// JAM
module JAM (
input CLK,
input RST,
output reg [2:0] W,
output reg [2:0] J,
input [6:0] Cost,
output reg [3:0] MatchCount,
output reg [9:0] MinCost,
output reg Valid );
reg [5:0]state;
reg [2:0]num[0:7];
reg [4:0]ix;
reg [9:0]tempCost;
reg [4:0]changePoint;
reg [4:0]n;
reg [4:0]max_min_pos;
reg [4:0]max_min_value;
always @(posedge CLK or posedge RST) 
begin
    if(RST)
    begin
		  W <= 0;
		  J <= 0;
		  Valid <= 0;
		  num[0] <= 0;
		  num[1] <= 1;
		  num[2] <= 2;
		  num[3] <= 3;
		  num[4] <= 4;
		  num[5] <= 5;
		  num[6] <= 6;
		  num[7] <= 7;
		  state <= 0;
		  ix <= 1;
		  tempCost <= 0;
		  MatchCount <= 0;
		  MinCost <= 1023;
		  changePoint <= 0;
		  n <= 10;
		  max_min_pos <= 0;
		  max_min_value <= 10;
    end
    else 
    begin
		case(state)
			5'd0:
			begin
				if(ix > 8)
				begin
					if(tempCost < MinCost)
					begin
						MatchCount <= 1;
						MinCost <= tempCost;
					end
					else if(tempCost == MinCost)
					begin
						MatchCount <= MatchCount + 1;
  ...
Size: ~840 cells after synthesis, about 79 flip-flops, about 30 I/O pins, roughly 6900 um2 of cells after synthesis.
clock: 3.72 ns
lec_check: 0
cap_margin: 20
core_margin: 2
core_utilization: 40
slew_margin: 20
run.sh (not shown) runs the stock make flow with config.mk's settings and CLKGATE_MAP_FILE=.
The starting point finished clean.
Then changed:
CORE_UTILIZATION = 9   (was 40)
clock period = 10.1 ns   (was 3.72 ns; I/O delays follow)
After rerunning: Clock-buffer cell count stays the same; clock skew is higher by 0.0033 ns; final area climbs by roughly a tenth; total power shrinks by well over a third; synthesized area does not change; wire length shrinks by a few percent; setup slack gains 6.0 ns; sequential share of layout area goes down by 2.2 points; die size goes up to 4.3 times its value; first-iteration DRC count went down by a few percent; via count went down by a few percent.
Then changed:
ABC_AREA = 1   (was default)
CORE_UTILIZATION = 65   (was 9)
GPL_ROUTABILITY_DRIVEN = 0   (was default)
clock period = 2.42 ns   (was 10.1 ns; I/O delays follow)
What happened:
- The new run produced a layout that fails on setup timing
- final cell count drops by 30%
- via count grows by 30%
- die size goes down by 85%
- final area rose by 3.5%
- non-clock buffer count grows by 79
- wire length came out higher by 22%
- sequential share of layout area fell by 0.77 points
- total power rose to 4.4 times its value
- synthesized area is higher by 5.4%
- clock-buffer cell count came out higher by 1
- clock skew rises by 0.0037 ns

* * *

JAM again, from the RTL that the note above started with.
## JAM
module JAM (
input CLK,
input RST,
output reg [2:0] W,
output reg [2:0] J,
input [6:0] Cost,
output reg [3:0] MatchCount,
output reg [9:0] MinCost,
output reg Valid );
reg [5:0]state;
reg [2:0]num[0:7];
reg [4:0]ix;
reg [9:0]tempCost;
reg [4:0]changePoint;
reg [4:0]n;
reg [4:0]max_min_pos;
reg [4:0]max_min_value;
always @(posedge CLK or posedge RST) 
begin
    if(RST)
    begin
		  W <= 0;
		  J <= 0;
		  Valid <= 0;
		  num[0] <= 0;
		  num[1] <= 1;
		  num[2] <= 2;
		  num[3] <= 3;
		  num[4] <= 4;
		  num[5] <= 5;
		  num[6] <= 6;
		  num[7] <= 7;
		  state <= 0;
		  ix <= 1;
		  tempCost <= 0;
		  MatchCount <= 0;
		  MinCost <= 1023;
		  changePoint <= 0;
		  n <= 10;
		  max_min_pos <= 0;
		  max_min_value <= 10;
    end
    else 
    begin
		case(state)
			5'd0:
			begin
				if(ix > 8)
				begin
					if(tempCost < MinCost)
					begin
						MatchCount <= 1;
						MinCost <= tempCost;
					end
					else if(tempCost == MinCost)
					begin
						MatchCount <= MatchCount + 1;
					end
					ix <= 1;
					tempCost <= 0;
					state <= 1;
				end
				else if(ix == 8)
				begin
					tempCost <= tempCost + Cost;
					ix <= ix + 1;
				end
				else
				begin
					tempCost <= tempCost + Cost;
					W <= ix;
					J <= num[ix];
					ix <= ix + 1;
				end
			end
			5'd1:
			begin
				if(num[7] > num[6])
				begin
					num[6] <= num[7];
					num[7] <= num[6];
					state <= 0;
					W <= 0;
					J <= num[0];
				end
				else if(num[6] > num[5])
				begin
					 if(num[7] > num[5] && num[7] < num[6])
					 begin
						num[7] <= num[6];
						num[5] <= num[7];
						num[6] <= num[5];
						state <= 0;
						W <= 0;
						J <= num[0];
					 end
					 else
					 begin
						num[5] <= num[6];
						num[6] <= num[7];
						num[7] <= num[5];
						state <= 0;
						W <= 0;
						J <= num[0];
					 end
				end
				else if(num[5] > num[4])
				begin
						if(num[6] < num[4] && ((num[7] < num[4]) || num[5] < num[7]) )
						begin
							num[4] <= num[5];
  ...
export LEC_CHECK = 0
export ABC_AREA = 1
export CAP_MARGIN = 20
export CORE_MARGIN = 2
export CORE_UTILIZATION = 72
export PLACE_DENSITY = 0.42
export SLEW_MARGIN = 20
create_clock -name core_clock -period 2.99 [get_ports {CLK}]
Edit:
--- a/flow/config.mk
+++ b/flow/config.mk
@@ -8,6 +8,9 @@
 export ABC_AREA = 1
 export CAP_MARGIN = 20
+export CORE_ASPECT_RATIO = 1.33
 export CORE_MARGIN = 2
 export CORE_UTILIZATION = 72
+export CTS_CLUSTER_DIAMETER = 345
+export CTS_CLUSTER_SIZE = 10
 export PLACE_DENSITY = 0.42
 export SLEW_MARGIN = 20
==> flow/constraint.sdc (replaced) <==
create_clock -name core_clock -period 2.56 [get_ports {CLK}]
set_input_delay 0.5120 -clock core_clock [delete_from_list [all_inputs] [get_ports {CLK}]]
set_output_delay 0.5120 -clock core_clock [all_outputs]
set_load 0.01 [all_outputs]
=>
- The new run finished but fails on setup timing
- synthesized area is unchanged
- routed wire length goes up by 18%
- worst setup slack got worse by 250 ps
- hold slack gets worse by 55 ps
- design area grows by 5.9%
- count of clock-buffer cells in the layout rises by 1
- non-clock buffer count goes up by 38
- maximum frequency is higher by 6.9%
- synthesized cell count is unchanged
- total power rises by 23%
- clock skew stays flat
Edit:
--- a/flow/config.mk
+++ b/flow/config.mk
@@ -8,9 +8,6 @@
 export ABC_AREA = 1
 export CAP_MARGIN = 20
-export CORE_ASPECT_RATIO = 1.33
 export CORE_MARGIN = 2
 export CORE_UTILIZATION = 72
-export CTS_CLUSTER_DIAMETER = 345
-export CTS_CLUSTER_SIZE = 10
-export PLACE_DENSITY = 0.42
+export CTS_CLUSTER_DIAMETER = 335
 export SLEW_MARGIN = 20
==> flow/constraint.sdc (replaced) <==
create_clock -name core_clock -period 2.11 [get_ports {CLK}]
set_input_delay 0.4220 -clock core_clock [delete_from_list [all_inputs] [get_ports {CLK}]]
set_output_delay 0.4220 -clock core_clock [all_outputs]
set_load 0.01 [all_outputs]
Effect: The new run failed in global routing (GRT-0116); die size hardly moves; synthesized area is unchanged; synthesized cell count is unchanged.
Edit:
--- a/flow/config.mk
+++ b/flow/config.mk
@@ -6,8 +6,6 @@
 export NUM_CORES = 4
 export LEC_CHECK = 0
-export ABC_AREA = 1
 export CAP_MARGIN = 20
 export CORE_MARGIN = 2
-export CORE_UTILIZATION = 72
-export CTS_CLUSTER_DIAMETER = 335
+export CORE_UTILIZATION = 65
 export SLEW_MARGIN = 20
==> flow/constraint.sdc (replaced) <==
create_clock -name core_clock -period 4.03 [get_ports {CLK}]
set_input_delay 0.8060 -clock core_clock [delete_from_list [all_inputs] [get_ports {CLK}]]
set_output_delay 0.8060 -clock core_clock [all_outputs]
set_load 0.01 [all_outputs]
The changed run finished with timing, DRC and antenna clean.
Die size came out higher by a few percent.
Area after synthesis decreases by a few percent.
Synthesized cell count decreases by about a fifth.

* * *

Setup of south:
The RTL this note starts from:
==> flow/design.v <==
module JAM (
input CLK,
input RST,
output reg [2:0] W,
output reg [2:0] J,
input [6:0] Cost,
output reg [3:0] MatchCount,
output reg [9:0] MinCost,
output reg Valid );
reg [5:0]state;
reg [2:0]num[0:7];
reg [4:0]ix;
reg [9:0]tempCost;
reg [4:0]changePoint;
reg [4:0]n;
reg [4:0]max_min_pos;
reg [4:0]max_min_value;
always @(posedge CLK or posedge RST) 
begin
    if(RST)
    begin
		  W <= 0;
		  J <= 0;
		  Valid <= 0;
		  num[0] <= 0;
		  num[1] <= 1;
		  num[2] <= 2;
		  num[3] <= 3;
		  num[4] <= 4;
		  num[5] <= 5;
		  num[6] <= 6;
		  num[7] <= 7;
		  state <= 0;
		  ix <= 1;
		  tempCost <= 0;
		  MatchCount <= 0;
		  MinCost <= 1023;
		  changePoint <= 0;
		  n <= 10;
		  max_min_pos <= 0;
		  max_min_value <= 10;
    end
    else 
    begin
		case(state)
			5'd0:
			begin
				if(ix > 8)
				begin
					if(tempCost < MinCost)
					begin
						MatchCount <= 1;
						MinCost <= tempCost;
					end
					else if(tempCost == MinCost)
					begin
						MatchCount <= MatchCount + 1;
					end
					ix <= 1;
					tempCost <= 0;
					state <= 1;
				end
				else if(ix == 8)
				begin
					tempCost <= tempCost + Cost;
					ix <= ix + 1;
				end
				else
				begin
					tempCost <= tempCost + Cost;
					W <= ix;
					J <= num[ix];
					ix <= ix + 1;
				end
			end
			5'd1:
			begin
				if(num[7] > num[6])
				begin
					num[6] <= num[7];
					num[7] <= num[6];
					state <= 0;
					W <= 0;
					J <= num[0];
				end
				else if(num[6] > num[5])
				begin
					 if(num[7] > num[5] && num[7] < num[6])
					 begin
						num[7] <= num[6];
						num[5] <= num[7];
						num[6] <= num[5];
						state <= 0;
						W <= 0;
						J <= num[0];
					 end
					 else
					 begin
						num[5] <= num[6];
						num[6] <= num[7];
						num[7] <= num[5];
						state <= 0;
						W <= 0;
						J <= num[0];
					 end
				end
				else if(num[5] > num[4])
				begin
						if(num[6] < num[4] && ((num[7] < num[4]) || num[5] < num[7]) )
						begin
							num[4] <= num[5];
							num[5] <= num[7];
							num[7] <= num[4];
						end
						else if(num[6] > num[4] && num[5] > num[6] && num[7] < num[4])
						begin
							num[4] <= num[6];
							num[5] <= num[7];
							num[6] <= num[4];
							num[7] <= num[5];
						end
						else if(num[7] > num[4] && num[7] < num[6] && num[7] < num[5])
						begin
							num[4] <= num[7];
							num[5] <= num[4];
							num[7] <= num[5];
						end
						state <= 0;
						W <= 0;
						J <= num[0];
				end
				else if(num[4] > num[3])
				begin
					changePoint <= 3;
					state <= 2;
					n <= 4;
				end
				else if(num[3] > num[2])
				begin
					changePoint <= 2;
					state <= 2;
					n <= 3;
				end
				else if(num[2] > num[1])
				begin
					changePoint <= 1;
					state <= 2;
					n <= 2;
				end
				else if(num[1] > num[0])
				begin
					changePoint <= 0;
					state <= 2;
					n <= 1;
				end
				else
					state <= 4;
			end
			5'd2:
			begin
				if(n >= 8)
				begin
					num[changePoint] <= num[max_min_pos];
					num[max_min_pos] <= num[changePoint];
					state <= 3;
					max_min_value <= 10;
				end
				else
				begin
					if(num[n] > num[changePoint] && num[n] < max_min_value)
					begin
						max_min_pos <= n;
						max_min_value <= num[n];
					end
					n <= n + 1;
				end
			end
			5'd3:
			begin
				if(changePoint == 4)
				begin
					num[5] <= num[7];
					num[7] <= num[5];
				end
				else if(changePoint == 3)
				begin
					num[4] <= num[7];
					num[5] <= num[6];
					num[6] <= num[5];
					num[7] <= num[4];
				end
				else if(changePoint == 2)
				begin
					num[3] <= num[7];
					num[4] <= num[6];
					num[6] <= num[4];
					num[7] <= num[3];
				end
				else if(changePoint == 1)
				begin
					num[2] <= num[7];
					num[3] <= num[6];
					num[4] <= num[5];
					num[5] <= num[4];
					num[6] <= num[3];
					num[7] <= num[2];
				end
				else if(changePoint == 0)
				begin
					num[1] <= num[7];
					num[2] <= num[6];
					num[3] <= num[5];
					num[5] <= num[3];
					num[6] <= num[2];
					num[7] <= num[1];
				end
					state <= 0;
					W <= 0;
					J <= num[0];
			end
			5'd4:
			begin
				Valid <= 1;
			end
		endcase
    end
end
endmodule
export LEC_CHECK = 0
export CAP_MARGIN = 20
export CELL_PAD_IN_SITES_DETAIL_PLACEMENT = 1
export CORE_MARGIN = 2
export CORE_UTILIZATION = 40
export GPL_TIMING_DRIVEN = 0
export SETUP_SLACK_MARGIN = -0.79
export SLEW_MARGIN = 20
create_clock -name core_clock -period 8.0 [get_ports {CLK}]
[inputs] east vs south
==> flow/config.mk <==
export PLATFORM = sky130hd
export DESIGN_NAME = JAM
export DESIGN_NICKNAME = JAM
export VERILOG_FILES = /design/flow/design.v
export SDC_FILE = /design/flow/constraint.sdc
export NUM_CORES = 4
export LEC_CHECK = 0
export ABC_AREA = 1
export CAP_MARGIN = 20
export CORE_MARGIN = 2
export CORE_UTILIZATION = 64
export CTS_CLUSTER_DIAMETER = 194
export CTS_CLUSTER_SIZE = 100
export SLEW_MARGIN = 20
export TNS_END_PERCENT = 5
--- outcome ---
Going from south to east, part of the power in the clock network shrank by 6.0 points; total of fill cells in the finished design fell by 1,068; wire length now sits lower; clock network area share shows a reduction of 1.0 points. Between south and east, the cell area figures differ only marginally. Of east and south, the run reporting the higher post-synthesis xor/xnor area fraction was south. Of the two values seen for largest family of logic cells by area, AND-OR/OR-AND gates was produced by south and simple AND/OR/NAND/NOR gates by east. Taking south as the reference, in east worst-case clock skew decreased by 0.0077 ns relative to the old numbers; static leakage saw an increase.

* * *

RTL: the design.v shown in full above, as it stands there.
clock: 8.0 ns
lec_check: 0
abc_area: 1
cap_margin: 25
cell_pad_in_sites_detail_placement: 2
core_margin: 2
core_utilization: 40
cts_cluster_size: 67
gpl_routability_driven: 0
gpl_timing_driven: 0
hold_slack_margin: 0.13
place_density: 0.55
slew_margin: 25
Change:
ABC_AREA = unset   (was 1)
CAP_MARGIN = 20   (was 25)
CELL_PAD_IN_SITES_DETAIL_PLACEMENT = unset   (was 2)
CELL_PAD_IN_SITES_GLOBAL_PLACEMENT = 2   (was unset)
CORE_ASPECT_RATIO = 1.04   (was unset)
CTS_CLUSTER_DIAMETER = 392   (was unset)
CTS_CLUSTER_SIZE = 99   (was 67)
GPL_ROUTABILITY_DRIVEN = unset   (was 0)
GPL_TIMING_DRIVEN = unset   (was 0)
HOLD_SLACK_MARGIN = unset   (was 0.13)
PLACE_DENSITY = unset   (was 0.55)
PLACE_DENSITY_LB_ADDON = 0.3   (was unset)
SETUP_SLACK_MARGIN = -0.78   (was unset)
SLEW_MARGIN = 20   (was 25)
Result:
- non-clock buffer count came out lower by 25
- clock skew falls by 0.016 ns
- die area went down by 5.0%
- wire length came out lower by 46%

* * *

// JAM: RTL as listed in full above, without the edits since
==> flow/config.mk <==
export PLATFORM = sky130hd
export DESIGN_NAME = JAM
export DESIGN_NICKNAME = JAM
export VERILOG_FILES = /design/flow/design.v
export SDC_FILE = /design/flow/constraint.sdc
export NUM_CORES = 4
export LEC_CHECK = 0
export ABC_AREA = 0
export CAP_MARGIN = 20
export CELL_PAD_IN_SITES_DETAIL_PLACEMENT = 1
export CORE_ASPECT_RATIO = 0.7
export CORE_MARGIN = 6
export CORE_UTILIZATION = 31
export CTS_CLUSTER_SIZE = 57
export HOLD_SLACK_MARGIN = 0.27
export PLACE_DENSITY = 0.83
export SLEW_MARGIN = 20
export TNS_END_PERCENT = 90
==> flow/constraint.sdc <==
create_clock -name core_clock -period 3.15 [get_ports {CLK}]
set_input_delay 0.6300 -clock core_clock [delete_from_list [all_inputs] [get_ports {CLK}]]
set_output_delay 0.6300 -clock core_clock [all_outputs]
set_load 0.01 [all_outputs]
The starting point finished with negative setup slack left.
Edit:
Settings changed: ABC_AREA 0 to 1, CELL_PAD_IN_SITES_DETAIL_PLACEMENT 1 to default, CORE_ASPECT_RATIO 0.7 to default, CORE_MARGIN 6 to 2, CORE_UTILIZATION 31 to 68, CTS_CLUSTER_SIZE 57 to default, GPL_ROUTABILITY_DRIVEN from default to 0, HOLD_SLACK_MARGIN 0.27 to 0.29, PLACE_DENSITY 0.83 to default, TNS_END_PERCENT 90 to default.
Clock period 3.15 ns to 2.68 ns, I/O delays scaled along.
What happened: With this change the flow produced a clean layout. Die area is lower by 56%. Cell count climbs by 5.4%. Power is higher by 5.2%. Fmax went up by 33%. Synthesized area came out higher by 5.4%. Non-clock buffer count fell by 41. Cell area drops by 3.7%. Register-to-register slack improves by 0.37 ns.
Edit:
Settings changed: CORE_UTILIZATION 68 to 65, CTS_CLUSTER_DIAMETER from default to 354, GPL_ROUTABILITY_DRIVEN 0 to default, HOLD_SLACK_MARGIN 0.29 to default, SETUP_SLACK_MARGIN from default to -0.14.
Clock period 2.68 ns to 2.22 ns, I/O delays scaled along.
Now the flow finished with negative setup slack left. Via count went up by about 10%. Total power rose by 23%. Core utilization grows by 5.1 points. Synthesized cell count is unchanged. Die area rose by 4.4%. Worst setup slack gets worse by 0.51 ns. Final cell count is higher by 6.7%. Worst hold slack is worse by 0.0035 ns. Routed wire length rose by about 20%. Synthesized area does not change. Flip-flop count does not change.
Edit:
Settings changed: CORE_UTILIZATION 65 to 64, CTS_CLUSTER_DIAMETER 354 to 236, CTS_CLUSTER_SIZE from default to 100, PLACE_DENSITY from default to 0.95, SETUP_SLACK_MARGIN -0.14 to default.
Clock period 2.22 ns to 8.0 ns, I/O delays scaled along.
Outcome:
- With this change the flow finished with timing, DRC and antenna clean
- worst setup slack is better by 5.2 ns
- cell count came out lower by a little under a tenth
- clock skew came out lower by 0.0047 ns
- power came out lower by well over a third
Power and IR drop assume default switching activity.
